==> v7 <==
Design fadd_sub, start of the top module:
module fadd_sub(
  input logic        clk_i,
  input logic [31:0] operand_a,
  input logic [31:0] operand_b,
  output logic[31:0] result_o
);
export LEC_CHECK = 0
export ABC_AREA = 0
export CAP_MARGIN = 20
export CELL_PAD_IN_SITES_DETAIL_PLACEMENT = 2
export CORE_ASPECT_RATIO = 1.46
export CORE_MARGIN = 3
export CORE_UTILIZATION = 40
export CTS_CLUSTER_DIAMETER = 192
export CTS_CLUSTER_SIZE = 31
export GPL_TIMING_DRIVEN = 0
export HOLD_SLACK_MARGIN = -0.09
export MIN_ROUTING_LAYER = met1
export PLACE_DENSITY = 0.45
export SLEW_MARGIN = 20
create_clock -name core_clock -period 9.5 [get_ports {clk_i}]
run.sh (not shown) runs the stock make flow with config.mk's settings and CLKGATE_MAP_FILE=.
==> v1 (differences from v7) <==
ABC_AREA = default   (was 0)
CELL_PAD_IN_SITES_DETAIL_PLACEMENT = default   (was 2)
CORE_ASPECT_RATIO = default   (was 1.46)
CORE_MARGIN = 7   (was 3)
CORE_UTILIZATION = 65   (was 40)
CTS_CLUSTER_DIAMETER = 187   (was 192)
CTS_CLUSTER_SIZE = 100   (was 31)
GPL_TIMING_DRIVEN = default   (was 0)
HOLD_SLACK_MARGIN = default   (was -0.09)
MIN_ROUTING_LAYER = default   (was met1)
PLACE_DENSITY = default   (was 0.45)
SETUP_SLACK_MARGIN = -0.99   (was default)
TNS_END_PERCENT = 15   (was default)
==> flow/constraint.sdc (replaced) <==
create_clock -name core_clock -period 12.0 [get_ports {clk_i}]
set_input_delay 2.4000 -clock core_clock [delete_from_list [all_inputs] [get_ports {clk_i}]]
set_output_delay 2.4000 -clock core_clock [all_outputs]
set_load 0.01 [all_outputs]
==> v23 (differences from v7) <==
ABC_AREA = 1   (was 0)
CELL_PAD_IN_SITES_DETAIL_PLACEMENT = default   (was 2)
CORE_ASPECT_RATIO = default   (was 1.46)
CORE_MARGIN = 2   (was 3)
CORE_UTILIZATION = 66   (was 40)
CTS_CLUSTER_DIAMETER = 173   (was 192)
CTS_CLUSTER_SIZE = 99   (was 31)
GPL_TIMING_DRIVEN = default   (was 0)
HOLD_SLACK_MARGIN = default   (was -0.09)
MIN_ROUTING_LAYER = default   (was met1)
PLACE_DENSITY = 0.36   (was 0.45)
==> flow/constraint.sdc (replaced) <==
create_clock -name core_clock -period 8.75 [get_ports {clk_i}]
set_input_delay 1.7500 -clock core_clock [delete_from_list [all_inputs] [get_ports {clk_i}]]
set_output_delay 1.7500 -clock core_clock [all_outputs]
set_load 0.01 [all_outputs]
==> notes.md <==
The flow completed. The commonest cells after synthesis are 590 x sky130_fd_sc_hd__nand2_1, 240 x sky130_fd_sc_hd__nand3_1, 208 x sky130_fd_sc_hd__inv_1. The report lists the violated layout checks as setup timing. The portion of synthesized area spent on multiplexers is 0.000894. The cell-mix breakdown from Yosys lists the XOR/XNOR area share as 0.0854. Compound-gate portion of the synthesized area landed at 0.168. The final timing report gives a worst setup slack of -0.00336 ns. The floorplan step set the die height to 134 um.

At the end of routability-driven placement, the weighted congestion stood at 1.06. The final report lists the setup-violating endpoint count as 1. Gates resized during post-CTS repair numbered 31.

Number of distinct library cells after synthesis landed at approximately 51. Post-synthesis chip area from yosys landed at 11200 um2. The overall die size recorded for this design is 18000 um2.

The flow ran to the end, but the layout failed its checks.
That was v23.
==> notes.md <==
The flow completed. The run finished, with violations left. After clock tree synthesis, the repair step resized 0 gates. After synthesis, the most frequently instantiated cells are 125 x sky130_fd_sc_hd__nand2_1, 119 x sky130_fd_sc_hd__a21oi_1, 115 x sky130_fd_sc_hd__inv_1. The die is 141 um tall.

For this run, the chip area from Yosys synthesis comes to roughly 10000 um2. The report lists the violated layout checks as setup timing. In this run, the synthesized area fraction spent on AND-OR/OR-AND gates is recorded as 0.257. Minimum setup slack in the final design landed at -0.142 ns. Number of distinct library cells after synthesis landed at approximately 85.

Number of setup violations in the final report landed at 1. Area of the chip landed at 19800 um2.
That was v1.
==> notes.md <==
Implementation results. Adder and majority gate portion of the synthesized area landed at 0.147. According to the logs, the last stage reached was 5_1_grt. Post-cts gate resize count landed at 260. Per the Yosys statistics, synthesis produced 1402 cells.

Of the combinational cells, the family taking the most area is AND-OR/OR-AND gates. The floorplan step set the die height to 201 um. Routability-driven placement finished with a final weighted congestion of 0.961. Instance tally after logic synthesis landed at approximately 1400. Counting tap cells, the placed design contains a total of 1823 instances. In the Yosys stats the netlist draws on roughly 85 distinct library cells. Post-synthesis chip area from yosys landed at 10400 um2. By count the netlist is led by 125 x sky130_fd_sc_hd__nand2_1, 119 x sky130_fd_sc_hd__a21oi_1, 115 x sky130_fd_sc_hd__inv_1. The flow did not finish. Compound-gate portion of the synthesized area landed at 0.257.

The root buffer cell chosen for the clock tree is sky130_fd_sc_hd__clkbuf_16. The cell-mix breakdown from Yosys lists the XOR/XNOR area share as 0.0649. After synthesis, the share of cell area in mux cells is 0.121. sky130_fd_sc_hd__ha_1 takes more of the synthesized area than any other cell. The chip occupies 28000 um2.
That was v7.

---

==> inputs of amber <==
==> flow/design.v <==
/*verilator lint_off UNUSEDSIGNAL*/
/*verilator lint_off MULTITOP*/
/*verilator lint_off WIDTH*//*verilator lint_off LATCH*/
module fadd_sub(
  input logic        clk_i,
  input logic [31:0] operand_a,
  input logic [31:0] operand_b,
  output logic[31:0] result_o
);
  logic [7:0]  a_exponent, b_exponent;             
  logic [7:0]  result_exponent;
  logic [23:0] a_mantissa, b_mantissa;             
  logic [24:0] result_mantissa;
  logic        a_sign, b_sign, result_sign;        
  logic [23:0] tmp_mantissa;
  logic [7:0]  in_e, out_e;
  logic [24:0] in_m, out_m;
  logic [7:0]  diff;
always_ff@(posedge(clk_i))
begin
  a_sign <= operand_a[31];
  b_sign <= operand_b[31];
  if(operand_a[30:23]==0)
    begin
      a_exponent <= (operand_a[22:0] != 0)? 8'b00000001 : 8'b00000000;
      a_mantissa <= {1'b0,operand_a[22:0]};
    end
  else
    begin
      a_exponent <= operand_a[30:23];
      a_mantissa <= {1'b1,operand_a[22:0]};
    end
  if(operand_b[30:23]==0)
    begin
      b_exponent <= (operand_b[22:0] != 0)? 8'b00000001 : 8'b00000000;
      b_mantissa <= {1'b0,operand_b[22:0]};
    end
  else
    begin
      b_exponent <= operand_b[30:23];
      b_mantissa <= {1'b1,operand_b[22:0]};
    end
end
always_comb
begin
  diff         = 8'd0;
  tmp_mantissa = 24'd0;
  if(a_exponent == b_exponent)
    begin
      result_exponent = a_exponent;
      if(a_sign == b_sign)                                                     
        begin
          result_sign           = a_sign;
          result_mantissa       = a_mantissa + b_mantissa;
        end
      else                                                                    
        begin
          if(a_mantissa > b_mantissa)
            begin
              result_sign     = a_sign;
              result_mantissa = a_mantissa - b_mantissa;
            end
          else
            begin
              result_sign     = b_sign;
              result_mantissa = b_mantissa - a_mantissa;
            end
        end
    end
  else                                                                               
    begin
      if(a_exponent > b_exponent)
        begin
          result_sign     = a_sign;
          result_exponent = a_exponent;
          diff            = a_exponent - b_exponent;
          tmp_mantissa    = b_mantissa >> diff;
          if(a_sign == b_sign)
            result_mantissa = a_mantissa + tmp_mantissa;
          else
            result_mantissa = a_mantissa - tmp_mantissa;
        end
      else
        begin
          result_sign      = b_sign;
          result_exponent  = b_exponent;
          diff             = b_exponent - a_exponent;
          tmp_mantissa     = a_mantissa >> diff;
          if(a_sign == b_sign)
            result_mantissa  = b_mantissa + tmp_mantissa;
          else
            result_mantissa  = b_mantissa - tmp_mantissa;
        end
    end
  if(result_mantissa[24]==1)
    begin
      result_exponent = result_exponent + 8'd1;
      result_mantissa = result_mantissa >> 1;
    end
  result_o = {result_sign, result_exponent, result_mantissa[22:0]};
end
endmodule
==> flow/run.sh <==
#!/bin/bash
# the make line also repeats each setting of config.mk as NAME=value (left out here)
make -C /OpenROAD-flow-scripts/flow DESIGN_CONFIG=/design/flow/config.mk WORK_HOME=/design/flow/orfs CLKGATE_MAP_FILE= finish
==> flow/config.mk <==
export PLATFORM = sky130hd
export DESIGN_NAME = fadd_sub
export DESIGN_NICKNAME = fadd_sub
export VERILOG_FILES = /design/flow/design.v
export SDC_FILE = /design/flow/constraint.sdc
export NUM_CORES = 4
export LEC_CHECK = 0
export CAP_MARGIN = 20
export CORE_MARGIN = 2
export CORE_UTILIZATION = 50
export SETUP_SLACK_MARGIN = 1.89
export SLEW_MARGIN = 20
==> flow/constraint.sdc <==
create_clock -name core_clock -period 6.48 [get_ports {clk_i}]
set_input_delay 1.2960 -clock core_clock [delete_from_list [all_inputs] [get_ports {clk_i}]]
set_output_delay 1.2960 -clock core_clock [all_outputs]
set_load 0.01 [all_outputs]
==> xenon (differences from amber) <==
Settings changed: CORE_UTILIZATION 50 to 40, SETUP_SLACK_MARGIN 1.89 to unset.
==> flow/constraint.sdc (replaced) <==
create_clock -name core_clock -period 12.0 [get_ports {clk_i}]
set_input_delay 2.4000 -clock core_clock [delete_from_list [all_inputs] [get_ports {clk_i}]]
set_output_delay 2.4000 -clock core_clock [all_outputs]
set_load 0.01 [all_outputs]
==> onyx (differences from amber) <==
Settings changed: CAP_MARGIN 20 to 15, CORE_UTILIZATION 50 to 58, CTS_CLUSTER_SIZE set to 62, MAX_ROUTING_LAYER set to met5, SETUP_SLACK_MARGIN 1.89 to unset, SLEW_MARGIN 20 to 35, TNS_END_PERCENT set to 95.
==> flow/constraint.sdc (replaced) <==
create_clock -name core_clock -period 8.98 [get_ports {clk_i}]
set_input_delay 1.7960 -clock core_clock [delete_from_list [all_inputs] [get_ports {clk_i}]]
set_output_delay 1.7960 -clock core_clock [all_outputs]
set_load 0.01 [all_outputs]
==> summary of the runs <==
Hold slack, highest first: xenon, onyx, amber. amber finished with negative setup slack left. xenon ran to the end with no violations. onyx completed and failed the layout checks on negative setup slack. Sequential share of layout area: amber < onyx < xenon. Of onyx and xenon, xenon has the higher clock-buffer cell count (gap 2). Routed wire length: xenon < amber < onyx. Of xenon and onyx, xenon has the higher die size (gap about 44%, measured against onyx). First-iteration DRC count, highest first: onyx, amber, xenon. Core utilization: xenon < amber < onyx. Global-route usage: onyx > amber > xenon. In synthesized cell count, onyx and amber do not differ. Of amber and xenon, xenon has the higher worst setup slack (gap 3.3 ns). The lowest sequential power belongs to xenon, the highest to amber.
==> figures <==
Met3 global-route usage: xenon 4.57%; amber 9.66%; onyx 14.6%
Placed instance count: xenon 1772; amber 2029; onyx 1888
Slowest-stage cell, CP: xenon sky130_fd_sc_hd__clkdlybuf4s50_1; amber sky130_fd_sc_hd__or2_2; onyx sky130_fd_sc_hd__or4_4
Static leakage: xenon 5.29 nW; amber 7.26 nW; onyx 6.59 nW
Instance area after placement: xenon 0.0116 mm²; amber 0.0143 mm²; onyx 0.0132 mm²
Hold wc startpoint: xenon operand_a[31]; amber operand_b[20]; onyx operand_a[31]
Total tool warning count: xenon 81; amber 86; onyx 85
Vertical extent of the die: xenon 165 µm; amber 148 µm; onyx 138 µm
Well tap count: xenon 335; amber 270; onyx 225
Vias per Instance: xenon 6.02; amber 6.21; onyx 6.99
Core Box Area: xenon 0.0258 mm²; amber 0.0204 mm²; onyx 0.0174 mm²
Logic pwr share: xenon 77.7%; amber 85.2%; onyx 81.9%
Met2 track demand over resource in global routing: xenon 45.7%; amber 68.4%; onyx 72.4%
Run status: xenon complete, no violations; amber finished with violations; onyx finished with violations
Layout check failures: xenon -; amber negative setup slack; onyx negative setup slack
Gp weighted congestion: xenon 1.01; amber 1.02; onyx 1.08
Relative area change from synthesis to final layout: xenon 15.8%; amber 51.2%; onyx 34.8%
Combined flip-flop and latch cell area: xenon 0.00132 mm²; amber 0.00134 mm²; onyx 0.00132 mm²
Routed length on met3: xenon 2.97 mm; amber 5.46 mm; onyx 6.88 mm
Data required time of the critical path: xenon 9.60 ns; amber 5.18 ns; onyx 7.18 ns
Buffers & Inverters on Critical Path: xenon 7; amber 13; onyx 11
DR iter-0 viols: xenon 1063; amber 1389; onyx 2225
Maximum number of pins on one net before global-route repair: xenon 59; amber 44; onyx 47
Total of plain and repair buffers excluding clock buffers: xenon 129; amber 509; onyx 381
No activity file was given, so power comes from the tool's default toggle rates.
